[design/flow/design.v]
/*verilator lint_off MULTITOP*/
module num_rpad #(
    parameter int IN_WIDTH  = 32,
    parameter int OUT_WIDTH = 32
) (
    input  logic [ IN_WIDTH-1:0] in,
    output logic [OUT_WIDTH-1:0] out
);
  localparam int EXTEND = OUT_WIDTH - IN_WIDTH;
  assign out = {in, {EXTEND{1'b0}}};
endmodule
module num_sneg #(
    parameter int WIDTH = 32
) (
    input  logic signed [WIDTH-1:0] in,
    output logic signed [WIDTH-1:0] out
);
  assign out = -in;
endmodule
module num_sabs #(
    parameter int WIDTH = 32
) (
    input  logic signed [WIDTH-1:0] in,
    output logic signed [WIDTH-1:0] out
);
  assign out = in[WIDTH-1] ? -in : in;
endmodule
module num_min #(
    parameter int WIDTH = 32
) (
    input  logic [WIDTH-1:0] left,
    input  logic [WIDTH-1:0] right,
    output logic [WIDTH-1:0] out
);
  assign out = (left < right) ? left : right;
endmodule
module num_max #(
    parameter int WIDTH = 32
) (
    input  logic [WIDTH-1:0] left,
    input  logic [WIDTH-1:0] right,
    output logic [WIDTH-1:0] out
);
  assign out = (left > right) ? left : right;
endmodule
module num_smin #(
    parameter int WIDTH = 32
) (
    input  logic signed [WIDTH-1:0] left,
    input  logic signed [WIDTH-1:0] right,
    output logic signed [WIDTH-1:0] out
);
  assign out = (left < right) ? left : right;
endmodule
module num_smax #(
    parameter int WIDTH = 32
) (
    input  logic signed [WIDTH-1:0] left,
    input  logic signed [WIDTH-1:0] right,
    output logic signed [WIDTH-1:0] out
);
  assign out = (left > right) ? left : right;
endmodule
module num_ssignbit #(
    parameter int WIDTH = 32
) (
    input logic signed [WIDTH-1:0] in,
    output logic out
);
  assign out = in[WIDTH-1];
endmodule
module num_sadd #(
    parameter int LEFT_WIDTH = 32,
    parameter int LEFT_LSB = 0,
    parameter int RIGHT_WIDTH = 32,
    parameter int RIGHT_LSB = 0,
    parameter int OUT_WIDTH = 33
) (
    input  logic signed [ LEFT_WIDTH-1:0] left,
    input  logic signed [RIGHT_WIDTH-1:0] right,
    output logic signed [  OUT_WIDTH-1:0] out
);
  logic signed [  LEFT_LSB+LEFT_WIDTH-1:0] left_aligned;
  logic signed [RIGHT_LSB+RIGHT_WIDTH-1:0] right_aligned;
  assign left_aligned = {left, {LEFT_LSB{1'b0}}};
  assign right_aligned = {right, {RIGHT_LSB{1'b0}}};
  assign out = left_aligned + right_aligned;
endmodule
module num_smul #(
    parameter int LEFT_WIDTH = 32,
    parameter int RIGHT_WIDTH = 32,
    parameter int OUT_WIDTH = 64,
    parameter int OUT_LSB = 0
) (
    input  logic signed [ LEFT_WIDTH-1:0] left,
    input  logic signed [RIGHT_WIDTH-1:0] right,
    input  logic                          go,
    input  logic                          reset,
    input  logic                          clk,
    output logic signed [  OUT_WIDTH-1:0] out,
    output logic                          done
);
  logic [1:0] done_buffer;
  assign done = done_buffer[1];
  logic signed [       LEFT_WIDTH-1:0] left_tmp;
  logic signed [      RIGHT_WIDTH-1:0] right_tmp;
  logic signed [OUT_LSB+OUT_WIDTH-1:0] out_tmp;
  assign out = out_tmp[OUT_LSB+OUT_WIDTH-1:OUT_LSB];
  always_ff @(posedge clk) begin
    if (go) begin
      done_buffer[0] <= 1;
      done_buffer[1] <= done_buffer[0];
    end else begin
      done_buffer <= 0;
    end
  end
  always_ff @(posedge clk) begin
    if (!reset && go) begin
      left_tmp  <= left;
      right_tmp <= right;
    end else begin
      left_tmp  <= 0;
      right_tmp <= 0;
    end
  end
  always_ff @(posedge clk) begin
    if (reset) begin
      out_tmp <= 0;
    end else if (go) begin
      out_tmp <= left_tmp * right_tmp;
    end else begin
      out_tmp <= out_tmp;
    end
  end
endmodule
module smul_q31 (
    input  logic        clk,
    input  logic        reset,
    input  logic        go,
    input  logic [31:0] left,
    input  logic [31:0] right,
    output logic [31:0] out,
    output logic        done
);
  num_smul #(
      .LEFT_WIDTH (32),
      .RIGHT_WIDTH(32),
      .OUT_WIDTH  (32),
      .OUT_LSB    (31)
  ) mul (
      .left (left),
      .right(right),
      .go   (go),
      .reset(reset),
      .clk  (clk),
      .out  (out),
      .done (done)
  );
endmodule
[design/flow/run.sh]
#!/bin/bash
# the make line also repeats each setting of config.mk as NAME=value (left out here)
make -C /OpenROAD-flow-scripts/flow DESIGN_CONFIG=/design/flow/config.mk WORK_HOME=/design/flow/orfs CLKGATE_MAP_FILE= finish
[design/flow/config.mk]
export PLATFORM = sky130hd
export DESIGN_NAME = smul_q31
export DESIGN_NICKNAME = smul_q31
export VERILOG_FILES = /design/flow/design.v
export SDC_FILE = /design/flow/constraint.sdc
export NUM_CORES = 4
export LEC_CHECK = 0
export ABC_AREA = 1
export CAP_MARGIN = 20
export CELL_PAD_IN_SITES_DETAIL_PLACEMENT = 0
export CELL_PAD_IN_SITES_GLOBAL_PLACEMENT = 1
export CORE_MARGIN = 2
export CORE_UTILIZATION = 33
export CTS_CLUSTER_SIZE = 20
export GPL_ROUTABILITY_DRIVEN = 1
export GPL_TIMING_DRIVEN = 1
export PLACE_DENSITY_LB_ADDON = 0.2
export SETUP_SLACK_MARGIN = 0.02
export SLEW_MARGIN = 0
[design/flow/constraint.sdc]
create_clock -name core_clock -period 7.99 [get_ports {clk}]
set_input_delay 1.5980 -clock core_clock [delete_from_list [all_inputs] [get_ports {clk}]]
set_output_delay 1.5980 -clock core_clock [all_outputs]
set_load 0.01 [all_outputs]
==> results of run 1 <==
==> cell type report <==
cell class / instances / area, sq um
repair buffers: 222 / 2310
clock buffers: 9 / 225
clock inverters: 7 / 88.8
inverters: 1766 / 6630
well taps: 1637 / 2050
fillers: 13221 / 78600
multi-input cells: 3222 / 31600
flip-flops and latches: 98 / 1970
==> layer usage <==
metal,GRT usage,routed length (um),vias up
li1,-,-,14469
met1,0.302,59200,15696
met5,0,0,-
met2,0.345,58700,617
met4,0.0386,1860,0
met3,0.0299,6220,82
==> stage by stage <==
step,hold slack [ps],instances
after CTS,438,6961
after floorplan,390,5295
after detailed placement,411,6945
after global placement,407,6945
after global routing,451,6961
final,434,6961
==> results.toml, run 1 <==
# generated from flow reports
[clock_tree]
tritoncts_clock_tree = "yes"
tritoncts_num_sinks = 98
clk_latency_worst_skew_pair_ps = 480
cts_buffer_depth = 2
cts_inserted_buffers = 9
clk_transition_reported_paths_ps = 120
htreeDepth = 3
postCtsResizedCells = 0
root_buffer = "sky130_fd_sc_hd__clkbuf_16"
post-cts-setup-buffer-count = 0
holdBufCountCts = 0

[detailed_routing]
postRouteAntennaNets = 0
postRouteWirelength_mm = 126
via_per_inst = 4.43
post_drt_wl_per_cell_um = 18.1
antennaDiodeCount = 0
drt-pass1-iter-count = 5
drt_first_iter_violations = 1683
remaining_drc_errors = 0
route.vias.total = 30864

[die]
ios = 100
rows = 129
core_area_sq_mm = 0.123
die_h_um = 356
fp.dieArea_sq_mm = 0.127
die_w_um = 356
initial_core_util = 0.332

[grt]
first_global_vias = 34253
pin_count_of_the_biggest_net_entering_global_routing = 67
global_route_wire_length_before_repair_mm = 203
gr-usage-all-layers = 0.212
number_of_antenna_violations_at_the_first_check_in_global_routing = 2
gr-total-overflow = 0

[run_status]
run_status = "complete, no violations"

[power_and_ir_drop]
p_leak_uw = 0.0268
cellInternalPower_uw = 1570
combPwrFrac = 0.658
cellPowerDensity_mw_per_mm2 = 74.6
clock_power_share = 0.166
vdd_ir_drop_max_uv = 176
switching_power_uw = 1780
comb_cell_power_uw = 2200
clk-power_uw = 556
seqPwrFrac = 0.176
switching_share = 0.530
report.power.total_uw = 3350
top_power_group = "combinational cells"
seq_power_uw = 588

[timing]
final_period_minus_worst_setup_slack_ps = 7490
post-route-worst-setup-slack_ps = 502
timing.final.crit_share = 0.937
finalSetupViolations = 0
grt_setup_unrepaired = "no"
hold_viol_final = 0
finalSetupTns_ps = 0
timing_max_transition_violations_final = 0
relSlewSlack = 0.383
worst_slew_pin_slew_ps = 922
clock_skew_ps = 35.4
timing.fmax_ghz = 0.134

[layout]
finished_cell_area_sq_mm = 0.0449
final_nets = 6636
final_util = 0.364
syn_to_final_growth_pct = 9.51

[logic_synthesis]
chip_area_line_of_the_yosys_report_sq_mm = 0.0410
ys_async_sr_fraction = 0
yosys_most_used_dff = "sky130_fd_sc_hd__dfxtp_1"
enable_flop_cells = 0
netlist_instances = 5295
synthAoiAreaFrac = 0.0193
synth.yosys.num_cells = 5295
fp_nets = 6612
synthTopLogicFamily = "adder cells"
yosys.stat.seqShare = 0.0479
netlist_area_pre_place_sq_mm = 0.0410
mux_cell_area_share = 0
post_synth_and_or_nand_nor_area_fraction = 0.172
synth.top_cells.by_count = "1,765 x sky130_fd_sc_hd__inv_1, 1,431 x sky130_fd_sc_hd__nand2_1, 1,072 x sky130_fd_sc_hd__fa_1"
ys_sh_xor = 0.00235
synth_flop_count = 98
synthTopCellsByArea = "sky130_fd_sc_hd__fa_1 52%, sky130_fd_sc_hd__inv_1 16%, sky130_fd_sc_hd__nand2_1 13%, sky130_fd_sc_hd__ha_1 5.4%, sky130_fd_sc_hd__dfxtp_1 4.8%"
yosysUniqueCellTypes = 30
synthMostInstantiatedCell = "sky130_fd_sc_hd__inv_1"
synth-warning-count = 1
netlist.area_leader.share = 0.524
adder_share = 0.578
synthesis.area_per_instance_sq_um = 7.74
synth_area_leader_cell = "sky130_fd_sc_hd__fa_1"

[worst_hold_path]
worstHoldPathType = "flip-flop to flip-flop"
min_from = "mul.done_buffer[0]"
hold_depth = 2
hold_path_end = "mul.done_buffer[1]"

[run]
maxCapViolations = 0
log.warning_count = 26

[setup_path]
cp_slowest_stage_delay_ps = 770
critPathMaxFanout = 9
crit_startpoint = "mul.left_tmp[29]"
crit-reg2reg-capture = "mul.out_tmp[35]"
path_delay_family = "adder cells"
category_of_the_worst_setup_path_capture_point = "flip-flop"
rr_worst_depth = 25
cp.arrival_ps = 7870
timing.critical_path.required_ps = 8370
critPathBufInv = 7
worstSetupEndpoint = "mul.out_tmp[35]"
cpMaxStageDelayCell = "sky130_fd_sc_hd__dfxtp_1"
timing.setup.critical_path_class = "flip-flop to flip-flop"
start_kind = "flip-flop"
r2r_start = "mul.left_tmp[29]"
critPathMostFrequentCell = "sky130_fd_sc_hd__fa_1"
crit_cells = 25
rrSetupSlack_ps = 500

[placed_design]
placed_cell_area_sq_mm = 0.0446
pre_cts_slack_ps = 389
buffer_ports.inserted = 99
place.gp.congestion = 0.866
place_hpwl_mm = 108
==> run 2, diff against run 1 <==
Settings changed: ABC_AREA 1 to unset, CELL_PAD_IN_SITES_DETAIL_PLACEMENT 0 to unset, CELL_PAD_IN_SITES_GLOBAL_PLACEMENT 1 to unset, CORE_UTILIZATION 33 to 72, CTS_CLUSTER_SIZE 20 to 95, GPL_ROUTABILITY_DRIVEN 1 to unset, GPL_TIMING_DRIVEN 1 to unset, PLACE_DENSITY_LB_ADDON 0.2 to unset, SETUP_SLACK_MARGIN 0.02 to 0.39, SLEW_MARGIN 0 to 20.
Clock period 7.99 ns to 6.4 ns, I/O delays scaled along.
==> run 2 against run 1 <==
Against the previous run: the layout now fails its checks (setup timing); combinational power up 64%; non-clock buffer count up 400; maximum frequency down 4.0%; clock skew down 12 ps; core utilization up 52 points; area after synthesis down 6.2%; count of clock-buffer cells in the layout unchanged; global-route usage up 25 points; synthesized cell count down 24%; power up 49%; die size down 57%; cell area up 3.2%; critical endpoint is now mul.out_tmp[60]; largest power group unchanged.
==> results.toml, run 2 <==
# generated from flow reports
[clock_tree]
clk_transition_reported_paths_ps = 90
root_buffer = "sky130_fd_sc_hd__clkbuf_16"
cts_buffer_depth = 2
clk_latency_worst_skew_pair_ps = 430
cts_inserted_buffers = 9
tritoncts_clock_tree = "yes"
htreeDepth = 3
tritoncts_num_sinks = 98

[timing]
timing.fmax_ghz = 0.128
grt_setup_unrepaired = "yes"
post-route-worst-setup-slack_ps = -1400
finalSetupViolations = 32
final_period_minus_worst_setup_slack_ps = 7800
timing_max_transition_violations_final = 0
worst_slew_pin_slew_ps = 1020
relSlewSlack = 0.320
finalSetupTns_ps = -33930
hold_viol_final = 0
clock_skew_ps = 23.7
timing.final.crit_share = 1.22

[setup_path]
crit-reg2reg-capture = "mul.out_tmp[60]"
path_delay_family = "adder cells"
cp_slowest_stage_delay_ps = 840
timing.critical_path.required_ps = 6700
timing.setup.critical_path_class = "flip-flop to flip-flop"
r2r_start = "mul.left_tmp[29]"
start_kind = "flip-flop"
cp.arrival_ps = 8100
crit_chain = "buf_12 -> buf_4 -> and2_1 -> fa_1 -> fa_1 -> inv_1 -> fa_1 -> fa_1 -> inv_1 -> fa_1 -> fa_1 -> fa_2 -> fa_1 -> ha_4 -> buf_4 -> nand2_1 -> nor4_4 -> nand4_1 -> o21ai_4 -> o221ai_4 -> o21ai_2 -> nor4_1 -> or4_1"
worstSetupEndpoint = "mul.out_tmp[60]"
rr_worst_depth = 23
critPathMaxFanout = 12
rrSetupSlack_ps = -1400
category_of_the_worst_setup_path_capture_point = "flip-flop"
critPathBufInv = 5
crit_cells = 23
crit_startpoint = "mul.left_tmp[29]"
critPathMostFrequentCell = "sky130_fd_sc_hd__fa_1"
cpMaxStageDelayCell = "sky130_fd_sc_hd__fa_1"

[grt]
grt_met2_usage = 0.769
first_global_vias = 35951
globalRouteMet1Util = 0.518
top_usage_layer = "met2"
global_route_wire_length_before_repair_mm = 193
gr-total-overflow = 0
gr-usage-all-layers = 0.463
pin_count_of_the_biggest_net_entering_global_routing = 51
grtUsageMet3 = 0.102
number_of_antenna_violations_at_the_first_check_in_global_routing = 5

[placed_design]
place.gp.congestion = 0.990
place_hpwl_mm = 93.6
buffer_ports.inserted = 99

[die]
initial_core_util = 0.730
ios = 100
core_area_sq_mm = 0.0527
die_h_um = 235
fp.dieArea_sq_mm = 0.0553
rows = 84
die_w_um = 235

[logic_synthesis]
synth_flop_count = 98
yosys_most_used_dff = "sky130_fd_sc_hd__dfxtp_1"
post_synth_and_or_nand_nor_area_fraction = 0.170
synthesis.area_per_instance_sq_um = 9.54
synthAoiAreaFrac = 0.0337
synthTopLogicFamily = "adder cells"
netlist_area_pre_place_sq_mm = 0.0384
chip_area_line_of_the_yosys_report_sq_mm = 0.0384
ys_sh_xor = 0.00911
yosysUniqueCellTypes = 68
synth.yosys.num_cells = 4030
yosys.stat.seqShare = 0.0510
enable_flop_cells = 0
adder_share = 0.616
netlist_instances = 4030
synthMostInstantiatedCell = "sky130_fd_sc_hd__fa_1"
synth-warning-count = 1
mux_cell_area_share = 0.00443
synth.top_cells.by_count = "1,072 x sky130_fd_sc_hd__fa_1, 969 x sky130_fd_sc_hd__inv_1, 590 x sky130_fd_sc_hd__and2_1"
netlist.area_leader.share = 0.558
ys_async_sr_fraction = 0
synth_area_leader_cell = "sky130_fd_sc_hd__fa_1"
fp_nets = 5347
synthTopCellsByArea = "sky130_fd_sc_hd__fa_1 56%, sky130_fd_sc_hd__and2_1 9.6%, sky130_fd_sc_hd__inv_1 9.5%, sky130_fd_sc_hd__ha_1 5.8%, sky130_fd_sc_hd__dfxtp_1 5.1%"

[power_and_ir_drop]
combPwrFrac = 0.722
clock_power_share = 0.130
cellPowerDensity_mw_per_mm2 = 108
seqPwrFrac = 0.149
switching_power_uw = 2380
switching_share = 0.479
p_leak_uw = 0.0231
cellInternalPower_uw = 2600
top_power_group = "combinational cells"
vdd_ir_drop_max_uv = 184
report.power.total_uw = 4980
clk-power_uw = 646
seq_power_uw = 742
comb_cell_power_uw = 3600

[layout]
final_nets = 5766
syn_to_final_growth_pct = 20.5

[detailed_routing]
remaining_drc_errors = 0
postRouteAntennaNets = 0
drt_first_iter_violations = 2938
postRouteWirelength_mm = 124
drt-pass1-iter-count = 9
via_per_inst = 6.03
post_drt_wl_per_cell_um = 24.1
route.vias.total = 31040

[worst_hold_path]
min_from = "mul.done_buffer[0]"
worstHoldPathType = "flip-flop to flip-flop"
hold_depth = 1
hold_path_end = "mul.done_buffer[1]"

[run_status]
run_status = "failed layout checks"
check.faults = "setup timing"

[run]
log.warning_count = 31
maxCapViolations = 0
==> run 2: stage by stage <==
step	setup WS, ps	hold WS, ps	std cells	area [sq um]	utilization
floorplan	-1210	412	4030	39700	-
global placement	-1150	416	5045	44100	0.838
detailed placement	-1330	443	5045	44100	0.838
CTS	-1110	466	5117	45800	0.870
global route	-1580	481	5142	46300	0.880
finish	-1400	467	5144	46300	0.880
==> run 2: per-layer routing <==
metal | vias to the layer above | share of wire
li1 | 12368 | -
met3 | 878 | 0.096
met2 | 2103 | 0.49
met4 | 6 | 0.099
met5 | - | 0.00030
met1 | 15685 | 0.31
==> run 2: layout make-up <==
| cell class | count | area [sq um] |
|---|---|---|
| well taps | 688 | 861 |
| multi-input cells | 2749 | 33400 |
| fillers | 2548 | 6330 |
| inverters | 969 | 3640 |
| flip-flops and latches | 98 | 2070 |
| clock inverters | 7 | 71.3 |
| clock buffers | 9 | 225 |
| repair buffers | 622 | 6080 |
| diodes | 2 | 5.00 |
==> run 2: what timing repair did <==
action | 4_1_cts | 5_1_grt
resized | 198 | 96
setup endpoints to repair | 32 | 32
hold buffers | 0 | 0
buffers inserted | 48 | 25
pin swaps | 76 | 63
gates cloned | 8 | 0
==> run 3, diff against run 2 <==
Settings changed: CORE_UTILIZATION 72 to 45, CTS_CLUSTER_SIZE 95 to unset, SETUP_SLACK_MARGIN 0.39 to 2.5.
Clock period 6.4 ns to 10.5 ns, I/O delays scaled along.
==> run 3 against run 2 <==
Against the previous run: now clean on timing, DRC and antenna; sequential power down 36%; critical path depth unchanged; cell area down 8.2%; power down 50%; clock power down 37%; maximum frequency about the same; routed wire length down 11%; largest cell class unchanged; first-iteration DRC count down 39%.
==> results.toml, run 3 <==
# generated from flow reports
[clock_tree]
cts_inserted_buffers = 9
htreeDepth = 3
cts_buffer_depth = 2
tritoncts_clock_tree = "yes"
clk_transition_reported_paths_ps = 100
root_buffer = "sky130_fd_sc_hd__clkbuf_16"
tritoncts_num_sinks = 98
clk_latency_worst_skew_pair_ps = 430

[timing]
clock_skew_ps = 19.5
grt_setup_unrepaired = "yes"
relSlewSlack = 0.387
finalSetupViolations = 0
worst_slew_pin_slew_ps = 920
hold_viol_final = 0
timing_max_transition_violations_final = 0
timing.fmax_ghz = 0.128
timing.final.crit_share = 0.743
finalSetupTns_ps = 0
post-route-worst-setup-slack_ps = 2700
final_period_minus_worst_setup_slack_ps = 7800

[logic_synthesis]
ys_sh_xor = 0.00911
netlist_instances = 4030
yosysUniqueCellTypes = 68
synth.top_cells.by_count = "1,072 x sky130_fd_sc_hd__fa_1, 969 x sky130_fd_sc_hd__inv_1, 590 x sky130_fd_sc_hd__and2_1"
synthTopCellsByArea = "sky130_fd_sc_hd__fa_1 56%, sky130_fd_sc_hd__and2_1 9.6%, sky130_fd_sc_hd__inv_1 9.5%, sky130_fd_sc_hd__ha_1 5.8%, sky130_fd_sc_hd__dfxtp_1 5.1%"
adder_share = 0.616
yosys.stat.seqShare = 0.0510
synthTopLogicFamily = "adder cells"
synth_flop_count = 98
yosys_most_used_dff = "sky130_fd_sc_hd__dfxtp_1"
netlist.area_leader.share = 0.558
synth-warning-count = 1
synth_area_leader_cell = "sky130_fd_sc_hd__fa_1"
synth.yosys.num_cells = 4030
synthMostInstantiatedCell = "sky130_fd_sc_hd__fa_1"
enable_flop_cells = 0
synthAoiAreaFrac = 0.0337
synthesis.area_per_instance_sq_um = 9.54
netlist_area_pre_place_sq_mm = 0.0384
post_synth_and_or_nand_nor_area_fraction = 0.170
mux_cell_area_share = 0.00443
chip_area_line_of_the_yosys_report_sq_mm = 0.0384
ys_async_sr_fraction = 0
fp_nets = 5347

[placed_design]
dp.cells = 5123
place.gp.congestion = 0.898
buffer_ports.inserted = 99
pre_cts_slack_ps = 1780
place_hpwl_mm = 85.1

[grt]
grt_met2_usage = 0.404
number_of_antenna_violations_at_the_first_check_in_global_routing = 8
gr-total-overflow = 0
top_usage_layer = "met2"
globalRouteMet1Util = 0.385
gr-usage-all-layers = 0.256
first_global_vias = 28319
global_route_wire_length_before_repair_mm = 169
pin_count_of_the_biggest_net_entering_global_routing = 51
grtUsageMet3 = 0.0291

[power_and_ir_drop]
switching_share = 0.490
combPwrFrac = 0.647
vdd_ir_drop_max_uv = 93.5
comb_cell_power_uw = 1620
seqPwrFrac = 0.190
clock_power_share = 0.163
cellPowerDensity_mw_per_mm2 = 58.9
p_leak_uw = 0.0209
seq_power_uw = 477
top_power_group = "combinational cells"
report.power.total_uw = 2510
switching_power_uw = 1230
cellInternalPower_uw = 1280
clk-power_uw = 408

[setup_path]
rrSetupSlack_ps = 2700
crit_startpoint = "mul.right_tmp[2]"
timing.setup.critical_path_class = "flip-flop to flip-flop"
cpMaxStageDelayCell = "sky130_fd_sc_hd__fa_1"
critPathMaxFanout = 7
crit-reg2reg-capture = "mul.out_tmp[56]"
crit_cells = 23
critPathMostFrequentCell = "sky130_fd_sc_hd__fa_1"
r2r_start = "mul.right_tmp[2]"
cp_slowest_stage_delay_ps = 640
rr_worst_depth = 23
cp.arrival_ps = 8060
path_delay_family = "adder cells"
category_of_the_worst_setup_path_capture_point = "flip-flop"
critPathBufInv = 4
crit_chain = "buf_2 -> buf_4 -> nand2_1 -> fa_1 -> fa_1 -> fa_1 -> fa_1 -> inv_1 -> fa_1 -> fa_1 -> fa_1 -> fa_1 -> ha_1 -> nand4_1 -> buf_4 -> o221ai_4 -> a221o_1 -> a31oi_4 -> o21ai_2 -> or3_1 -> a41oi_2 -> xor2_1 -> a211oi_1"
worstSetupEndpoint = "mul.out_tmp[56]"
start_kind = "flip-flop"
timing.critical_path.required_ps = 10760

[worst_hold_path]
worstHoldPathType = "flip-flop to flip-flop"
hold_path_end = "mul.done_buffer[1]"
hold_depth = 1
min_from = "mul.done_buffer[0]"

[detailed_routing]
drt-pass1-iter-count = 5
postRouteAntennaNets = 0
via_per_inst = 5.13
postRouteWirelength_mm = 111
route.vias.total = 26804
remaining_drc_errors = 0
drt_first_iter_violations = 1779
post_drt_wl_per_cell_um = 21.2

[die]
ios = 100
core_area_sq_mm = 0.0849
die_h_um = 296
fp.dieArea_sq_mm = 0.0878
rows = 107
initial_core_util = 0.453
die_w_um = 296

[layout]
syn_to_final_growth_pct = 10.6
final_util = 0.501
final_nets = 5390
finalNonFillerCells = 5224

[run_status]
run_status = "complete, no violations"

[run]
log.warning_count = 28
maxCapViolations = 0
-- run 3: final cells by class --
| type | instances | area, sq um |
|---|---|---|
| inverters | 969 | 3650 |
| flip-flops and latches | 98 | 2150 |
| diodes | 2 | 5.00 |
| fillers | 8038 | 42400 |
| repair buffers | 246 | 2720 |
| clock buffers | 11 | 243 |
| clock inverters | 5 | 67.6 |
| well taps | 1144 | 1430 |
| multi-input cells | 2749 | 32300 |
-- run 3: metrics by stage --
step                hold WS, ps  area, sq um
floorplan                   412        38400
global placement            435        40600
detailed placement          432        40600
CTS                         456        41300
global route                488        42500
finish                      450        42500
-- run 3: repair_timing --
action | CTS | global route
cloned | 0 | 7
setup buffers | 16 | 60
setup endpoints to repair | 24 | 15
hold buffers | 0 | 0
pin swaps | 6 | 22
gates resized | 102 | 109
-- run 3: routing by layer --
layer  wire length [um]  part of all wire
met2              52000              0.47
met1              49000              0.44
met3               7660             0.069
met5                116            0.0010
met4               2200             0.020
==> run 4, diff against run 3 <==
Settings changed: ABC_AREA set to 1, CELL_PAD_IN_SITES_DETAIL_PLACEMENT set to 0, CELL_PAD_IN_SITES_GLOBAL_PLACEMENT set to 3, CORE_MARGIN 2 to 8, CORE_UTILIZATION 45 to 64, CTS_CLUSTER_SIZE set to 66, GPL_ROUTABILITY_DRIVEN set to 0, GPL_TIMING_DRIVEN set to 1, MAX_ROUTING_LAYER set to met4, SETUP_SLACK_MARGIN 2.5 to 1.5, TNS_END_PERCENT set to 80.
Clock period 10.5 ns to 10.1 ns, I/O delays scaled along.
==> run 4 against run 3 <==
Against the previous run: the flow now stops in global placement without I/O (3_1_place_gp_skip_io); die size down 18%; area after synthesis rose by 6.6%; synthesized cell count increased by 31%.
==> results.toml, run 4 <==
# flow metrics
[die]
core_area_sq_mm = 0.0632
rows = 92
initial_core_util = 0.649
die_h_um = 269
fp.dieArea_sq_mm = 0.0724
die_w_um = 269

[logic_synthesis]
synth.yosys.num_cells = 5295
ys_sh_xor = 0.00235
synth.top_cells.by_count = "1,765 x sky130_fd_sc_hd__inv_1, 1,431 x sky130_fd_sc_hd__nand2_1, 1,072 x sky130_fd_sc_hd__fa_1"
synth_flop_count = 98
chip_area_line_of_the_yosys_report_sq_mm = 0.0410
yosys_most_used_dff = "sky130_fd_sc_hd__dfxtp_1"
adder_share = 0.578
yosysUniqueCellTypes = 30
synth-warning-count = 1
synthAoiAreaFrac = 0.0193
synthesis.area_per_instance_sq_um = 7.74
synthMostInstantiatedCell = "sky130_fd_sc_hd__inv_1"
mux_cell_area_share = 0
enable_flop_cells = 0
fp_nets = 6612
synthTopLogicFamily = "adder cells"
netlist_area_pre_place_sq_mm = 0.0410
netlist_instances = 5295
yosys.stat.seqShare = 0.0479
synth_area_leader_cell = "sky130_fd_sc_hd__fa_1"
synthTopCellsByArea = "sky130_fd_sc_hd__fa_1 52%, sky130_fd_sc_hd__inv_1 16%, sky130_fd_sc_hd__nand2_1 13%, sky130_fd_sc_hd__ha_1 5.4%, sky130_fd_sc_hd__dfxtp_1 4.8%"
netlist.area_leader.share = 0.524
ys_async_sr_fraction = 0
post_synth_and_or_nand_nor_area_fraction = 0.172

[run_status]
outcome.stop_stage = "global placement without I/O (3_1_place_gp_skip_io)"
run_status = "did not finish"
toolErrorMsg = "[ERROR GPL-0301] Utilization 136.240 % exceeds 100%."
==> run 5, diff against run 4 <==
Settings changed: ABC_AREA 1 to unset, CELL_PAD_IN_SITES_DETAIL_PLACEMENT 0 to unset, CELL_PAD_IN_SITES_GLOBAL_PLACEMENT 3 to unset, CORE_ASPECT_RATIO set to 0.5, CORE_MARGIN 8 to 7, CORE_UTILIZATION 64 to 58, CTS_CLUSTER_DIAMETER set to 168, CTS_CLUSTER_SIZE 66 to 97, GPL_ROUTABILITY_DRIVEN 0 to unset, GPL_TIMING_DRIVEN 1 to unset, HOLD_SLACK_MARGIN set to 0.2, MAX_ROUTING_LAYER met4 to unset, PLACE_DENSITY set to 0.82, SETUP_SLACK_MARGIN 1.5 to 0.66, TNS_END_PERCENT 80 to 10.
Clock period 10.1 ns to 8.0 ns, I/O delays scaled along.
==> run 5 against run 4 <==
Against the previous run: now clean on timing, DRC and antenna; synthesized cell count fell by 24%; area after synthesis fell by 6.2%; die size rose by 2.4%.
==> results.toml, run 5 <==
# generated from flow reports
[run_status]
run_status = "complete, no violations"

[power_and_ir_drop]
switching_power_uw = 1490
p_leak_uw = 0.0211
clk-power_uw = 472
report.power.total_uw = 3160
top_power_group = "combinational cells"
vdd_ir_drop_max_uv = 104
comb_cell_power_uw = 2090
cellPowerDensity_mw_per_mm2 = 74.5
clock_power_share = 0.150
switching_share = 0.471
cellInternalPower_uw = 1670
combPwrFrac = 0.662
seqPwrFrac = 0.189
seq_power_uw = 596

[timing]
hold_viol_final = 0
timing_max_transition_violations_final = 0
finalSetupViolations = 0
grt_setup_unrepaired = "yes"
timing.final.crit_share = 0.958
finalSetupTns_ps = 0
worst_slew_pin_slew_ps = 1070
timing.fmax_ghz = 0.130
final_period_minus_worst_setup_slack_ps = 7670
relSlewSlack = 0.287
clock_skew_ps = 18.1

[clock_tree]
clk_latency_worst_skew_pair_ps = 410
clk_transition_reported_paths_ps = 80
htreeDepth = 3
cts_inserted_buffers = 9
holdBufCountCts = 0
root_buffer = "sky130_fd_sc_hd__clkbuf_16"
tritoncts_clock_tree = "yes"
tritoncts_num_sinks = 98
cts_buffer_depth = 2

[layout]
register_area_sq_mm = 0.00205
syn_to_final_growth_pct = 10.3
multi_input_comb_area_sq_mm = 0.0323
final_nets = 5426
filler_cells = 4861
finalNonFillerCells = 4998

[die]
die_h_um = 196
core_area_sq_mm = 0.0652
rows = 66
ios = 100
fp.dieArea_sq_mm = 0.0741
initial_core_util = 0.589
die_w_um = 378

[worst_hold_path]
hold_depth = 1
min_from = "mul.done_buffer[0]"
hold_path_end = "mul.done_buffer[1]"
worstHoldPathType = "flip-flop to flip-flop"

[placed_design]
place.gp.congestion = 0.974
place_hpwl_mm = 78.9
dp.cells = 4948
buffer_ports.inserted = 99

[detailed_routing]
post_drt_wl_per_cell_um = 19.7
route.vias.total = 27865
postRouteAntennaNets = 0
postRouteWirelength_mm = 98.3
drt-pass1-iter-count = 6
drt_first_iter_violations = 2086
antennaDiodeCount = 0
via_per_inst = 5.58
remaining_drc_errors = 0

[grt]
number_of_antenna_violations_at_the_first_check_in_global_routing = 4
gr-usage-all-layers = 0.273
gr-total-overflow = 0
pin_count_of_the_biggest_net_entering_global_routing = 51
first_global_vias = 31973
global_route_wire_length_before_repair_mm = 160

[setup_path]
cp.arrival_ps = 7950
rrSetupSlack_ps = 330
crit_cells = 23
critPathBufInv = 4
crit-reg2reg-capture = "mul.out_tmp[60]"
cp_slowest_stage_delay_ps = 630
timing.critical_path.required_ps = 8290
critPathMaxFanout = 24
path_delay_family = "adder cells"
worstSetupEndpoint = "mul.out_tmp[60]"
category_of_the_worst_setup_path_capture_point = "flip-flop"
rr_worst_depth = 23
crit_chain = "buf_12 -> nand2_1 -> fa_2 -> inv_1 -> fa_1 -> inv_1 -> fa_1 -> inv_1 -> fa_1 -> fa_1 -> fa_1 -> fa_1 -> fa_1 -> ha_1 -> and2_1 -> nand3_2 -> o221a_2 -> or3_1 -> o21ai_4 -> o221ai_4 -> o21ai_2 -> nor4_1 -> or4_1"
timing.setup.critical_path_class = "flip-flop to flip-flop"
start_kind = "flip-flop"
critPathMostFrequentCell = "sky130_fd_sc_hd__fa_1"
r2r_start = "mul.left_tmp[31]"
crit_startpoint = "mul.left_tmp[31]"
cpMaxStageDelayCell = "sky130_fd_sc_hd__fa_2"

[run]
maxCapViolations = 0
log.warning_count = 29

[logic_synthesis]
synthTopCellsByArea = "sky130_fd_sc_hd__fa_1 56%, sky130_fd_sc_hd__and2_1 9.6%, sky130_fd_sc_hd__inv_1 9.5%, sky130_fd_sc_hd__ha_1 5.8%, sky130_fd_sc_hd__dfxtp_1 5.1%"
netlist.area_leader.share = 0.558
adder_share = 0.616
netlist_instances = 4030
synth.yosys.num_cells = 4030
yosys.stat.seqShare = 0.0510
yosys_most_used_dff = "sky130_fd_sc_hd__dfxtp_1"
synth.top_cells.by_count = "1,072 x sky130_fd_sc_hd__fa_1, 969 x sky130_fd_sc_hd__inv_1, 590 x sky130_fd_sc_hd__and2_1"
netlist_area_pre_place_sq_mm = 0.0384
synthMostInstantiatedCell = "sky130_fd_sc_hd__fa_1"
fp_nets = 5347
enable_flop_cells = 0
synthesis.area_per_instance_sq_um = 9.54
synth_area_leader_cell = "sky130_fd_sc_hd__fa_1"
yosysUniqueCellTypes = 68
post_synth_and_or_nand_nor_area_fraction = 0.170
synth-warning-count = 1
ys_sh_xor = 0.00911
synth_flop_count = 98
mux_cell_area_share = 0.00443
ys_async_sr_fraction = 0
synthTopLogicFamily = "adder cells"
synthAoiAreaFrac = 0.0337
chip_area_line_of_the_yosys_report_sq_mm = 0.0384
## run 5: cell type report
type | instances | share of cell area
clock inverter | 7 | 0.00162
sequential | 98 | 0.0483
multi-input combinational | 2749 | 0.761
clock buffer | 9 | 0.00531
timing repair buffer | 282 | 0.0715
tap | 884 | 0.0261
inverter | 969 | 0.0861
## run 5: per-stage QoR
stage	utilization	setup slack, ps	hold WS (ps)	cell area, sq um
after CTS	0.647	353	453	42200
after global placement	0.632	257	416	41200
after detailed placement	0.632	37.3	432	41200
after global routing	0.650	160	460	42400
final	0.650	334	445	42400
after floorplan	-	386	412	38600
## run 5: what timing repair did
action,in CTS,in global routing
setup endpoints to repair,28,29
pin swaps,41,8
gates cloned,8,2
setup buffers,18,6
resized,81,31
## run 5: metal layers
layer,up-vias,GRT usage,part of all wire
met1,14383,0.322,0.34
met3,432,0.0448,0.080
met2,1380,0.474,0.51
met5,-,0,0
met4,0,0.158,0.067
li1,11670,-,-
==> run 6, diff against run 5 <==
Settings changed: CORE_ASPECT_RATIO 0.5 to unset, CORE_MARGIN 7 to 2, CORE_UTILIZATION 58 to 72, CTS_CLUSTER_DIAMETER 168 to 334, CTS_CLUSTER_SIZE 97 to 58, HOLD_SLACK_MARGIN 0.2 to 0.29, PLACE_DENSITY 0.82 to unset, PLACE_DENSITY_LB_ADDON set to 0.0, SETUP_SLACK_MARGIN 0.66 to -0.51, TNS_END_PERCENT 10 to unset.
Clock period 8.0 ns to 5.58 ns, I/O delays scaled along.
==> run 6 against run 5 <==
Against the previous run: the layout now fails its checks (setup timing); register-to-register slack got worse by 2500 ps; maximum frequency down 1.6%; synthesized cell count unchanged; first-iteration DRC count grew 32%; count of clock-buffer cells in the layout stayed put; clock skew rose by 6.9 ps; combinational power up 98%; cell area is 10% higher; critical endpoint unchanged; largest cell class unchanged.
==> results.toml, run 6 <==
# generated from flow reports
[setup_path]
crit-reg2reg-capture = "mul.out_tmp[60]"
cp_slowest_stage_delay_ps = 700
worstSetupEndpoint = "mul.out_tmp[60]"
crit_chain = "buf_12 -> buf_4 -> nand2_1 -> fa_1 -> fa_1 -> fa_1 -> fa_1 -> inv_1 -> fa_1 -> fa_1 -> fa_2 -> fa_2 -> ha_4 -> a21o_1 -> o21ba_2 -> o221ai_2 -> a221o_1 -> a31oi_4 -> o21ai_4 -> o221ai_4 -> o21ai_2 -> nor4b_4 -> or4_1"
crit_cells = 23
start_kind = "flip-flop"
timing.critical_path.required_ps = 5870
timing.setup.critical_path_class = "flip-flop to flip-flop"
critPathBufInv = 3
r2r_start = "mul.left_tmp[21]"
path_delay_family = "adder cells"
cpMaxStageDelayCell = "sky130_fd_sc_hd__fa_1"
critPathMaxFanout = 14
crit_startpoint = "mul.left_tmp[21]"
cp.arrival_ps = 8080
critPathMostFrequentCell = "sky130_fd_sc_hd__fa_1"
rrSetupSlack_ps = -2210
rr_worst_depth = 23
category_of_the_worst_setup_path_capture_point = "flip-flop"

[timing]
timing_max_transition_violations_final = 0
final_period_minus_worst_setup_slack_ps = 7790
clock_skew_ps = 24.9
post-route-worst-setup-slack_ps = -2210
grt_setup_unrepaired = "yes"
hold_viol_final = 0
finalSetupViolations = 32
timing.final.crit_share = 1.40
timing.fmax_ghz = 0.128
relSlewSlack = 0.461
worst_slew_pin_slew_ps = 806
finalSetupTns_ps = -58800

[logic_synthesis]
synth_area_leader_cell = "sky130_fd_sc_hd__fa_1"
ys_async_sr_fraction = 0
synth.top_cells.by_count = "1,072 x sky130_fd_sc_hd__fa_1, 969 x sky130_fd_sc_hd__inv_1, 590 x sky130_fd_sc_hd__and2_1"
synthTopLogicFamily = "adder cells"
yosys.stat.seqShare = 0.0510
post_synth_and_or_nand_nor_area_fraction = 0.170
mux_cell_area_share = 0.00443
adder_share = 0.616
enable_flop_cells = 0
chip_area_line_of_the_yosys_report_sq_mm = 0.0384
synthAoiAreaFrac = 0.0337
netlist_instances = 4030
synth.yosys.num_cells = 4030
synth-warning-count = 1
synth_flop_count = 98
yosysUniqueCellTypes = 68
synthMostInstantiatedCell = "sky130_fd_sc_hd__fa_1"
netlist_area_pre_place_sq_mm = 0.0384
yosys_most_used_dff = "sky130_fd_sc_hd__dfxtp_1"
fp_nets = 5347
synthesis.area_per_instance_sq_um = 9.54
ys_sh_xor = 0.00911
netlist.area_leader.share = 0.558
synthTopCellsByArea = "sky130_fd_sc_hd__fa_1 56%, sky130_fd_sc_hd__and2_1 9.6%, sky130_fd_sc_hd__inv_1 9.5%, sky130_fd_sc_hd__ha_1 5.8%, sky130_fd_sc_hd__dfxtp_1 5.1%"

[run_status]
run_status = "failed layout checks"
check.faults = "setup timing"

[power_and_ir_drop]
vdd_ir_drop_max_uv = 235
cellInternalPower_uw = 3020
switching_power_uw = 2700
p_leak_uw = 0.0232
combPwrFrac = 0.722
top_power_group = "combinational cells"
clock_power_share = 0.130
seq_power_uw = 847
comb_cell_power_uw = 4130
seqPwrFrac = 0.148
switching_share = 0.472
cellPowerDensity_mw_per_mm2 = 123
clk-power_uw = 746

[run]
log.warning_count = 30
maxCapViolations = 0

[placed_design]
dp.cells = 5051
buffer_ports.inserted = 99
place_hpwl_mm = 94.6
placed_cell_area_sq_mm = 0.0442
place.gp.congestion = 0.986

[detailed_routing]
drt_first_iter_violations = 2753
drt-pass1-iter-count = 8
via_per_inst = 6.05
postRouteWirelength_mm = 126
route.vias.total = 31281
remaining_drc_errors = 0
post_drt_wl_per_cell_um = 24.4
postRouteAntennaNets = 0

[worst_hold_path]
min_from = "mul.done_buffer[0]"
hold_path_end = "mul.done_buffer[1]"
worstHoldPathType = "flip-flop to flip-flop"
hold_depth = 1

[layout]
finalNonFillerCells = 5172
syn_to_final_growth_pct = 21.3
final_nets = 5794
finished_cell_area_sq_mm = 0.0466

[clock_tree]
clk_latency_worst_skew_pair_ps = 430
holdBufCountCts = 0
clk_transition_reported_paths_ps = 90
root_buffer = "sky130_fd_sc_hd__clkbuf_16"
tritoncts_clock_tree = "yes"
cts_buffer_depth = 2
cts_inserted_buffers = 9
htreeDepth = 3
tritoncts_num_sinks = 98

[die]
ios = 100
rows = 84
die_h_um = 235
core_area_sq_mm = 0.0527
initial_core_util = 0.730
fp.dieArea_sq_mm = 0.0553
die_w_um = 235

[grt]
gr-total-overflow = 0
gr-usage-all-layers = 0.459
pin_count_of_the_biggest_net_entering_global_routing = 50
number_of_antenna_violations_at_the_first_check_in_global_routing = 5
global_route_wire_length_before_repair_mm = 191
first_global_vias = 35964
[run 6: routing by layer]
metal | part of all wire | routed length, um | track usage | vias up
li1 | - | - | - | 12410
met1 | 0.30 | 38100 | 0.507 | 15654
met2 | 0.48 | 61200 | 0.763 | 2262
met3 | 0.11 | 13600 | 0.103 | 953
met4 | 0.11 | 13400 | 0.376 | 2
met5 | 0.000063 | 8 | 0 | -
[run 6: final cells by class]
cell class                 count  area [sq um]
inverter                     969          3640
antenna                        2          5.00
fill                        2476          6010
sequential                    98          2090
clock inverter                 7          81.3
timing repair buffer         650          6350
clock buffer                   9           225
tap                          688           861
multi-input combinational   2749         33400
[run 6: stage by stage]
stage	util	power, uW	hold slack [ps]	worst slack (ps)
global route	0.886	6040	479	-2350
CTS	0.870	5400	440	-1890
global placement	0.840	4320	414	-1950
floorplan	-	2970	412	-2030
finish	0.886	5730	437	-2210
detailed placement	0.840	4440	419	-2090
[run 6: what timing repair did]
item                       in CTS  in global routing
pin swaps                      98                107
buffers inserted               63                 44
resized                       208                151
setup endpoints to repair      32                 32
cloned                          4                  0
==> run 7, diff against run 6 <==
Settings changed: ABC_AREA set to 1, CELL_PAD_IN_SITES_DETAIL_PLACEMENT set to 2, CORE_MARGIN 2 to 8, CORE_UTILIZATION 72 to 40, CTS_CLUSTER_DIAMETER 334 to unset, CTS_CLUSTER_SIZE 58 to unset, GPL_ROUTABILITY_DRIVEN set to 0, HOLD_SLACK_MARGIN 0.29 to unset, PLACE_DENSITY_LB_ADDON 0.0 to unset, SETUP_SLACK_MARGIN -0.51 to unset, TNS_END_PERCENT set to 55.
Clock period 5.58 ns to 10.5 ns, I/O delays scaled along.
==> run 7 against run 6 <==
Against the previous run: the run now fails in global routing (5_1_grt); area after synthesis is 6.6% higher; die size grew 100%; synthesized cell count grew 31%.
==> results.toml, run 7 <==
# flow metrics
[logic_synthesis]
netlist_instances = 5295
yosys_most_used_dff = "sky130_fd_sc_hd__dfxtp_1"
synthTopCellsByArea = "sky130_fd_sc_hd__fa_1 52%, sky130_fd_sc_hd__inv_1 16%, sky130_fd_sc_hd__nand2_1 13%, sky130_fd_sc_hd__ha_1 5.4%, sky130_fd_sc_hd__dfxtp_1 4.8%"
ys_async_sr_fraction = 0
synthMostInstantiatedCell = "sky130_fd_sc_hd__inv_1"
yosys.stat.seqShare = 0.0479
yosysUniqueCellTypes = 30
synth-warning-count = 1
synth.yosys.num_cells = 5295
fp_nets = 6612
netlist.area_leader.share = 0.524
enable_flop_cells = 0
synth_area_leader_cell = "sky130_fd_sc_hd__fa_1"
ys_sh_xor = 0.00235
chip_area_line_of_the_yosys_report_sq_mm = 0.0410
synth.top_cells.by_count = "1,765 x sky130_fd_sc_hd__inv_1, 1,431 x sky130_fd_sc_hd__nand2_1, 1,072 x sky130_fd_sc_hd__fa_1"
post_synth_and_or_nand_nor_area_fraction = 0.172
adder_share = 0.578
synthAoiAreaFrac = 0.0193
synth_flop_count = 98
mux_cell_area_share = 0
synthTopLogicFamily = "adder cells"
netlist_area_pre_place_sq_mm = 0.0410
synthesis.area_per_instance_sq_um = 7.74

[die]
core_area_sq_mm = 0.102
ios = 100
initial_core_util = 0.403
fp.dieArea_sq_mm = 0.113
rows = 117
die_h_um = 336
die_w_um = 336

[clock_tree]
cts_inserted_buffers = 9
post-cts-setup-buffer-count = 0
postCtsResizedCells = 0
cts_buffer_depth = 2
tritoncts_num_sinks = 98
root_buffer = "sky130_fd_sc_hd__clkbuf_16"
holdBufCountCts = 0
htreeDepth = 3

[grt]
gr-total-overflow = 334
gr-usage-all-layers = 0.617

[placed_design]
dp.cells = 6613
pre_cts_slack_ps = 1280
place_hpwl_mm = 214
buffer_ports.inserted = 99

[run_status]
outcome.stop_stage = "global routing (5_1_grt)"
run_status = "did not finish"
toolErrorMsg = "[ERROR GRT-0116] Global routing finished with congestion. Check the congestion regions in the DRC Viewer."
[run 7: layer usage]
layer / GRT overflow / global-route usage
met4: 136 / 0.565
met3: 7 / 0.455
met1: 3 / 0.615
met5: 0 / 0.250
met2: 188 / 0.805
[run 7: metrics by stage]
| step | instance area, sq um | power (uW) |
|---|---|---|
| floorplan | 41000 | 1440 |
| global placement | 43400 | 2040 |
| detailed placement | 43400 | 2490 |
| CTS | 43700 | 2940 |
==> run 8, diff against run 7 <==
Settings changed: ABC_AREA 1 to unset, CAP_MARGIN 20 to 5, CELL_PAD_IN_SITES_DETAIL_PLACEMENT 2 to unset, CORE_MARGIN 8 to 6, CORE_UTILIZATION 40 to 56, CTS_CLUSTER_SIZE set to 66, GPL_ROUTABILITY_DRIVEN 0 to unset, MAX_ROUTING_LAYER set to met5, PLACE_DENSITY_LB_ADDON set to 0.16, TNS_END_PERCENT 55 to unset.
Clock period 10.5 ns to 8.29 ns, I/O delays scaled along.
==> run 8 against run 7 <==
Against the previous run: now clean on timing, DRC and antenna; synthesized cell count fell by 24%; die size shrank 34%; area after synthesis fell by 6.2%.
==> results.toml, run 8 <==
# generated from flow reports
[timing]
fin_hold_ws_ps = 439
timing_max_transition_violations_final = 0
final_period_minus_worst_setup_slack_ps = 7900
clock_skew_ps = 22.9
timing.fmax_ghz = 0.127
relSlewSlack = 0.425
worst_slew_pin_slew_ps = 861
finalSetupTns_ps = 0
finalSetupViolations = 0
grt_setup_unrepaired = "no"
timing.final.crit_share = 0.953
hold_viol_final = 0

[logic_synthesis]
enable_flop_cells = 0
synthTopCellsByArea = "sky130_fd_sc_hd__fa_1 56%, sky130_fd_sc_hd__and2_1 9.6%, sky130_fd_sc_hd__inv_1 9.5%, sky130_fd_sc_hd__ha_1 5.8%, sky130_fd_sc_hd__dfxtp_1 5.1%"
fp_nets = 5347
netlist_instances = 4030
post_synth_and_or_nand_nor_area_fraction = 0.170
yosys.stat.seqShare = 0.0510
yosysUniqueCellTypes = 68
mux_cell_area_share = 0.00443
synth.yosys.num_cells = 4030
synthMostInstantiatedCell = "sky130_fd_sc_hd__fa_1"
netlist_area_pre_place_sq_mm = 0.0384
yosys_most_used_dff = "sky130_fd_sc_hd__dfxtp_1"
synth_area_leader_cell = "sky130_fd_sc_hd__fa_1"
synthAoiAreaFrac = 0.0337
netlist.area_leader.share = 0.558
synthesis.area_per_instance_sq_um = 9.54
ys_sh_xor = 0.00911
synthTopLogicFamily = "adder cells"
synth_flop_count = 98
ys_async_sr_fraction = 0
synth.top_cells.by_count = "1,072 x sky130_fd_sc_hd__fa_1, 969 x sky130_fd_sc_hd__inv_1, 590 x sky130_fd_sc_hd__and2_1"
adder_share = 0.616
synth-warning-count = 1
chip_area_line_of_the_yosys_report_sq_mm = 0.0384

[clock_tree]
clk_latency_worst_skew_pair_ps = 430
clk_transition_reported_paths_ps = 110
tritoncts_clock_tree = "yes"
htreeDepth = 3
tritoncts_num_sinks = 98
cts_inserted_buffers = 9
root_buffer = "sky130_fd_sc_hd__clkbuf_16"
cts_buffer_depth = 2

[setup_path]
crit-reg2reg-capture = "mul.out_tmp[60]"
rrSetupSlack_ps = 390
r2r_start = "mul.right_tmp[23]"
critPathMaxFanout = 18
crit_cells = 23
critPathMostFrequentCell = "sky130_fd_sc_hd__fa_1"
crit_chain = "buf_4 -> nand2_1 -> fa_1 -> inv_1 -> fa_1 -> fa_1 -> fa_1 -> buf_4 -> fa_1 -> fa_1 -> fa_1 -> fa_1 -> ha_1 -> a21o_1 -> a31oi_1 -> o221a_2 -> or3_1 -> o21ai_2 -> o221ai_4 -> o21ai_2 -> buf_4 -> nor4_1 -> or4_1"
path_delay_family = "adder cells"
cpMaxStageDelayCell = "sky130_fd_sc_hd__fa_1"
worstSetupEndpoint = "mul.out_tmp[60]"
rr_worst_depth = 23
cp.arrival_ps = 8190
start_kind = "flip-flop"
timing.setup.critical_path_class = "flip-flop to flip-flop"
cp_slowest_stage_delay_ps = 750
critPathBufInv = 4
crit_startpoint = "mul.right_tmp[23]"
category_of_the_worst_setup_path_capture_point = "flip-flop"
timing.critical_path.required_ps = 8580

[die]
core_area_sq_mm = 0.0675
die_w_um = 274
die_h_um = 274
ios = 100
fp.dieArea_sq_mm = 0.0751
rows = 95
initial_core_util = 0.569

[worst_hold_path]
hold_depth = 1
min_from = "mul.done_buffer[0]"
hold_path_end = "mul.done_buffer[1]"
worstHoldPathType = "flip-flop to flip-flop"

[detailed_routing]
route.vias.total = 26896
drt-pass1-iter-count = 6
drt_first_iter_violations = 1458
via_per_inst = 5.40
post_drt_wl_per_cell_um = 20.4
postRouteWirelength_mm = 102
postRouteAntennaNets = 0
remaining_drc_errors = 0

[power_and_ir_drop]
clk-power_uw = 490
switching_share = 0.479
top_power_group = "combinational cells"
clock_power_share = 0.158
seqPwrFrac = 0.187
switching_power_uw = 1490
cellPowerDensity_mw_per_mm2 = 74.6
comb_cell_power_uw = 2040
combPwrFrac = 0.655
cellInternalPower_uw = 1620
seq_power_uw = 581
vdd_ir_drop_max_uv = 112
p_leak_uw = 0.0210

[grt]
number_of_antenna_violations_at_the_first_check_in_global_routing = 2
gr-usage-all-layers = 0.286
pin_count_of_the_biggest_net_entering_global_routing = 51
gr-total-overflow = 0
first_global_vias = 29820
global_route_wire_length_before_repair_mm = 166

[placed_design]
placed_cell_area_sq_mm = 0.0414
buffer_ports.inserted = 99
place_hpwl_mm = 87.7
place.gp.congestion = 0.947
dp.cells = 4966

[layout]
syn_to_final_growth_pct = 8.46
final_nets = 5421
finalNonFillerCells = 4983
finished_cell_area_sq_mm = 0.0417

[run]
log.warning_count = 26
maxCapViolations = 0

[run_status]
run_status = "complete, no violations"
run 8: area by class of cell:
class,instances,area (sq um)
sequential,98,1970
multi-input combinational,2749,32000
antenna,1,2.50
clock inverter,7,81.3
timing repair buffer,277,2640
fill,5722,25800
tap,873,1090
clock buffer,9,225
inverter,969,3640
run 8: timing repair:
action	CTS	global route
setup buffers	0	0
endpoints found under the setup margin	0	6
gates resized	0	6
hold buffers	0	0
run 8: metrics by stage:
stage | setup WS [ps] | utilization | total power [uW]
3_3_place_gp | 305 | 0.613 | 2610
5_1_grt | 0.961 | 0.618 | 3370
4_1_cts | 218 | 0.617 | 3150
6_report | 386 | 0.618 | 3110
3_5_place_dp | 260 | 0.613 | 2610
2_1_floorplan | 376 | - | 1830
run 8: metal layers:
layer	vias to the layer above	global-route usage	part of all wire
li1	11665	-	-
met2	923	0.485	0.50
met5	-	0	0.00011
met1	14041	0.354	0.37
met3	265	0.0484	0.064
met4	2	0.148	0.066
==> run 9, diff against run 8 <==
Settings changed: ABC_AREA set to 1, CAP_MARGIN 5 to 0, CORE_MARGIN 6 to 2, CORE_UTILIZATION 56 to 72, CTS_CLUSTER_DIAMETER set to 232, CTS_CLUSTER_SIZE 66 to 38, MAX_ROUTING_LAYER met5 to met4, PLACE_DENSITY_LB_ADDON 0.16 to 0.02, SETUP_SLACK_MARGIN set to 1.12.
Clock period 8.29 ns to 3.9 ns, I/O delays scaled along.
==> run 9 against run 8 <==
Against the previous run: largest power group unchanged; worst hold slack got worse by 13 ps; first-iteration DRC count rose to 4.5 times the previous value; the layout now fails its checks (setup timing); routed wire length rose by 63%; core utilization rose by 28 points; die size fell by 22%; sequential cell count did not move; setup slack got worse by 4100 ps; sequential share of layout area fell by 0.58 points; critical path type unchanged; synthesized cell count rose by 31%; maximum frequency rose by 4.4%; sequential power rose by 110%.
==> results.toml, run 9 <==
# generated from flow reports
[clock_tree]
clk_latency_worst_skew_pair_ps = 440
root_buffer = "sky130_fd_sc_hd__clkbuf_16"
tritoncts_clock_tree = "yes"
clk_transition_reported_paths_ps = 110
cts_buffer_depth = 2
htreeDepth = 3
cts_inserted_buffers = 9
tritoncts_num_sinks = 98

[placed_design]
buffer_ports.inserted = 99
place_hpwl_mm = 105
place.gp.congestion = 1.02
placed_cell_area_sq_mm = 0.0474

[run]
log.warning_count = 29
maxCapViolations = 0

[logic_synthesis]
ys_async_sr_fraction = 0
mux_cell_area_share = 0
netlist_area_pre_place_sq_mm = 0.0410
synth_flop_count = 98
synthAoiAreaFrac = 0.0193
fp_nets = 6612
synth.top_cells.by_count = "1,765 x sky130_fd_sc_hd__inv_1, 1,431 x sky130_fd_sc_hd__nand2_1, 1,072 x sky130_fd_sc_hd__fa_1"
yosys.stat.seqShare = 0.0479
enable_flop_cells = 0
synthTopLogicFamily = "adder cells"
yosys_most_used_dff = "sky130_fd_sc_hd__dfxtp_1"
netlist_instances = 5295
yosysUniqueCellTypes = 30
chip_area_line_of_the_yosys_report_sq_mm = 0.0410
ys_sh_xor = 0.00235
post_synth_and_or_nand_nor_area_fraction = 0.172
adder_share = 0.578
synthesis.area_per_instance_sq_um = 7.74
synthTopCellsByArea = "sky130_fd_sc_hd__fa_1 52%, sky130_fd_sc_hd__inv_1 16%, sky130_fd_sc_hd__nand2_1 13%, sky130_fd_sc_hd__ha_1 5.4%, sky130_fd_sc_hd__dfxtp_1 4.8%"
synth-warning-count = 1
synthMostInstantiatedCell = "sky130_fd_sc_hd__inv_1"
synth_area_leader_cell = "sky130_fd_sc_hd__fa_1"
netlist.area_leader.share = 0.524
synth.yosys.num_cells = 5295

[power_and_ir_drop]
seqPwrFrac = 0.122
top_power_group = "combinational cells"
clk-power_uw = 1210
comb_cell_power_uw = 7400
combPwrFrac = 0.755
clock_power_share = 0.123
p_leak_uw = 0.0296
cellInternalPower_uw = 4720
seq_power_uw = 1200
vdd_ir_drop_max_uv = 299
switching_share = 0.518
cellPowerDensity_mw_per_mm2 = 194
switching_power_uw = 5080

[setup_path]
timing.setup.critical_path_class = "flip-flop to flip-flop"
r2r_start = "mul.left_tmp[21]"
start_kind = "flip-flop"
cp_slowest_stage_delay_ps = 680
rr_worst_depth = 25
cpMaxStageDelayCell = "sky130_fd_sc_hd__fa_1"
critPathMaxFanout = 5
path_delay_family = "adder cells"
rrSetupSlack_ps = -3670
timing.critical_path.required_ps = 4240
category_of_the_worst_setup_path_capture_point = "flip-flop"
critPathMostFrequentCell = "sky130_fd_sc_hd__fa_1"
crit-reg2reg-capture = "mul.out_tmp[46]"
crit_startpoint = "mul.left_tmp[21]"
cp.arrival_ps = 7910
crit_cells = 25
worstSetupEndpoint = "mul.out_tmp[46]"
critPathBufInv = 5

[layout]
final_nets = 7068
finished_cell_area_sq_mm = 0.0505
syn_to_final_growth_pct = 23.1

[detailed_routing]
drt_first_iter_violations = 6570
remaining_drc_errors = 0
post_drt_wl_per_cell_um = 25.4
via_per_inst = 6.15
postRouteWirelength_mm = 166
route.vias.total = 40164
drt-pass1-iter-count = 13
postRouteAntennaNets = 0

[die]
die_h_um = 243
die_w_um = 243
core_area_sq_mm = 0.0564
fp.dieArea_sq_mm = 0.0589
ios = 100
initial_core_util = 0.727
rows = 87

[grt]
number_of_antenna_violations_at_the_first_check_in_global_routing = 13
top_usage_layer = "met2"
pin_count_of_the_biggest_net_entering_global_routing = 66
global_route_wire_length_before_repair_mm = 223
gr-usage-all-layers = 0.519
first_global_vias = 42104
gr-total-overflow = 0
globalRouteMet1Util = 0.576
grt_met2_usage = 0.800
grtUsageMet3 = 0.144

[run_status]
run_status = "failed layout checks"
check.faults = "setup timing"

[worst_hold_path]
hold_depth = 2
hold_path_end = "mul.done_buffer[1]"
worstHoldPathType = "flip-flop to flip-flop"
min_from = "mul.done_buffer[0]"

[timing]
finalSetupViolations = 32
timing.final.crit_share = 1.94
relSlewSlack = 0.545
worst_slew_pin_slew_ps = 683
finalSetupTns_ps = -112370
clock_skew_ps = 18.0
grt_setup_unrepaired = "yes"
post-route-worst-setup-slack_ps = -3670
hold_viol_final = 0
timing.fmax_ghz = 0.132
timing_max_transition_violations_final = 0
final_period_minus_worst_setup_slack_ps = 7570
run 9: layout make-up:
| cell class | instances | area (sq um) |
|---|---|---|
| multi-input cells | 3222 | 33900 |
| diodes | 19 | 47.5 |
| inverters | 1766 | 6650 |
| clock inverters | 7 | 95.1 |
| repair buffers | 654 | 6550 |
| flip-flops and latches | 98 | 2090 |
| well taps | 756 | 946 |
| fillers | 2461 | 5930 |
| clock buffers | 9 | 225 |
run 9: timing repair:
item,4_1_cts,5_1_grt
gates cloned,5,4
buffers inserted,38,42
gates resized,367,181
endpoints found under the setup margin,32,32
pin swaps,157,133
hold buffers,0,0
run 9: routing by layer:
metal	routed length (um)	share of wire
met1	48000	0.29
met2	69400	0.42
met3	26800	0.16
met4	21500	0.13
met5	0	0
run 9: stage by stage:
step	cells	setup slack (ps)	total power [uW]	hold WS (ps)	utilization
floorplan	5295	-3010	4650	390	-
global placement	6407	-2990	6850	405	0.841
detailed placement	6407	-3130	6980	405	0.841
CTS	6466	-2950	8860	429	0.876
global route	6529	-3840	10100	474	0.895
finish	6531	-3670	9810	426	0.895
==> run 10, diff against run 9 <==
Settings changed: ABC_AREA 1 to unset, CAP_MARGIN 0 to 20, CORE_UTILIZATION 72 to 70, CTS_CLUSTER_DIAMETER 232 to unset, CTS_CLUSTER_SIZE 38 to 80, HOLD_SLACK_MARGIN set to -0.09, PLACE_DENSITY_LB_ADDON 0.02 to unset, SETUP_SLACK_MARGIN 1.12 to unset.
Clock period 3.9 ns to 6.5 ns, I/O delays scaled along.
==> run 10 against run 9 <==
Against the previous run: core utilization fell by 4.2 points; via count fell by 25%; register-to-register slack improved by 2600 ps; sequential cell count did not move; cell area fell by 8.7%; count of clock-buffer cells in the layout did not move; clock power fell by 44%; still fails the layout checks on setup timing; highest routed layer unchanged; synthesized cell count fell by 24%.
==> results.toml, run 10 <==
# generated from flow reports
[die]
rows = 85
die_w_um = 238
ios = 100
fp.dieArea_sq_mm = 0.0568
initial_core_util = 0.712
core_area_sq_mm = 0.0540
die_h_um = 238

[timing]
timing_max_transition_violations_final = 0
hold_viol_final = 0
fin_hold_ws_ps = 448
timing.fmax_ghz = 0.133
worst_slew_pin_slew_ps = 1090
grt_setup_unrepaired = "yes"
post-route-worst-setup-slack_ps = -1040
finalSetupViolations = 32
final_period_minus_worst_setup_slack_ps = 7540
finalSetupTns_ps = -24480
timing.final.crit_share = 1.16
clock_skew_ps = 30.1
relSlewSlack = 0.270

[grt]
gr-usage-all-layers = 0.436
global_route_wire_length_before_repair_mm = 181
pin_count_of_the_biggest_net_entering_global_routing = 51
gr-total-overflow = 0
number_of_antenna_violations_at_the_first_check_in_global_routing = 1
first_global_vias = 34418

[clock_tree]
holdBufCountCts = 0
tritoncts_clock_tree = "yes"
cts_buffer_depth = 2
clk_latency_worst_skew_pair_ps = 420
cts_inserted_buffers = 9
tritoncts_num_sinks = 98
root_buffer = "sky130_fd_sc_hd__clkbuf_16"
clk_transition_reported_paths_ps = 100
htreeDepth = 3

[setup_path]
r2r_start = "mul.right_tmp[12]"
rr_worst_depth = 22
path_delay_family = "adder cells"
crit_cells = 22
crit_startpoint = "mul.right_tmp[12]"
start_kind = "flip-flop"
crit-reg2reg-capture = "mul.out_tmp[60]"
rrSetupSlack_ps = -1040
timing.critical_path.required_ps = 6810
cpMaxStageDelayCell = "sky130_fd_sc_hd__fa_2"
timing.setup.critical_path_class = "flip-flop to flip-flop"
worstSetupEndpoint = "mul.out_tmp[60]"
crit_chain = "buf_12 -> and2_1 -> fa_1 -> inv_1 -> fa_1 -> fa_1 -> fa_1 -> inv_1 -> fa_1 -> fa_2 -> fa_1 -> fa_1 -> ha_4 -> nand4_1 -> buf_4 -> a2111oi_4 -> a31oi_4 -> o21ai_4 -> o221ai_4 -> o21ai_2 -> nor4_1 -> or4_1"
critPathMostFrequentCell = "sky130_fd_sc_hd__fa_1"
category_of_the_worst_setup_path_capture_point = "flip-flop"
critPathBufInv = 4
cp_slowest_stage_delay_ps = 620
critPathMaxFanout = 6
cp.arrival_ps = 7850

[logic_synthesis]
adder_share = 0.616
netlist_area_pre_place_sq_mm = 0.0384
ys_async_sr_fraction = 0
yosys.stat.seqShare = 0.0510
ys_sh_xor = 0.00911
enable_flop_cells = 0
yosys_most_used_dff = "sky130_fd_sc_hd__dfxtp_1"
synth_area_leader_cell = "sky130_fd_sc_hd__fa_1"
chip_area_line_of_the_yosys_report_sq_mm = 0.0384
yosysUniqueCellTypes = 68
fp_nets = 5347
synth.top_cells.by_count = "1,072 x sky130_fd_sc_hd__fa_1, 969 x sky130_fd_sc_hd__inv_1, 590 x sky130_fd_sc_hd__and2_1"
synthMostInstantiatedCell = "sky130_fd_sc_hd__fa_1"
synth.yosys.num_cells = 4030
synthTopCellsByArea = "sky130_fd_sc_hd__fa_1 56%, sky130_fd_sc_hd__and2_1 9.6%, sky130_fd_sc_hd__inv_1 9.5%, sky130_fd_sc_hd__ha_1 5.8%, sky130_fd_sc_hd__dfxtp_1 5.1%"
netlist.area_leader.share = 0.558
synth-warning-count = 1
synthTopLogicFamily = "adder cells"
synthAoiAreaFrac = 0.0337
mux_cell_area_share = 0.00443
synthesis.area_per_instance_sq_um = 9.54
netlist_instances = 4030
synth_flop_count = 98
post_synth_and_or_nand_nor_area_fraction = 0.170

[power_and_ir_drop]
cellPowerDensity_mw_per_mm2 = 104
switching_share = 0.468
clk-power_uw = 679
seqPwrFrac = 0.152
p_leak_uw = 0.0229
top_power_group = "combinational cells"
report.power.total_uw = 4800
seq_power_uw = 729
combPwrFrac = 0.707
clock_power_share = 0.141
comb_cell_power_uw = 3390
vdd_ir_drop_max_uv = 189
switching_power_uw = 2240
cellInternalPower_uw = 2550

[detailed_routing]
route.vias.total = 29947
remaining_drc_errors = 0
drt-pass1-iter-count = 6
post_drt_wl_per_cell_um = 22.6
postRouteAntennaNets = 0
postRouteWirelength_mm = 116
via_per_inst = 5.86
drt_first_iter_violations = 2546

[layout]
final_util = 0.852
syn_to_final_growth_pct = 19.8
final_nets = 5724

[run]
maxCapViolations = 0
log.warning_count = 31

[run_status]
run_status = "failed layout checks"
check.faults = "setup timing"

[placed_design]
pre_cts_slack_ps = -1200
place_hpwl_mm = 91.8
buffer_ports.inserted = 99
place.gp.congestion = 0.946

[worst_hold_path]
worstHoldPathType = "flip-flop to flip-flop"
hold_depth = 1
min_from = "mul.done_buffer[0]"
hold_path_end = "mul.done_buffer[1]"
## run 10: cell type report
| class | count | area, sq um |
|---|---|---|
| well taps | 696 | 871 |
| clock buffers | 9 | 225 |
| multi-input cells | 2749 | 33300 |
| repair buffers | 580 | 5800 |
| diodes | 5 | 12.5 |
| clock inverters | 7 | 98.8 |
| fillers | 2931 | 7980 |
| flip-flops and latches | 98 | 2060 |
| inverters | 969 | 3640 |
## run 10: metrics by stage
| stage | area (sq um) | instances |
|---|---|---|
| 6_report | 46100 | 5113 |
| 5_1_grt | 46000 | 5108 |
| 4_1_cts | 45400 | 5091 |
| 3_5_place_dp | 43700 | 5015 |
| 3_3_place_gp | 43700 | 5015 |
| 2_1_floorplan | 39200 | 4030 |
## run 10: routing by layer
| metal | routed length, um | share of wire | global-route usage | vias to the layer above |
|---|---|---|---|---|
| li1 | - | - | - | 12295 |
| met2 | 58100 | 0.50 | 0.720 | 1715 |
| met1 | 38000 | 0.33 | 0.489 | 15342 |
| met3 | 10300 | 0.089 | 0.0868 | 595 |
| met4 | 9150 | 0.079 | 0.279 | 0 |
| met5 | 0 | 0 | - | - |
## run 10: what timing repair did
action | CTS | global route
endpoints found under the hold margin | 0 | 0
setup endpoints to repair | 32 | 32
cloned | 4 | 2
buffers inserted | 56 | 17
gates resized | 232 | 125
pin swaps | 120 | 54
Power figures rest on the tool's default switching activity, not on a simulated workload.
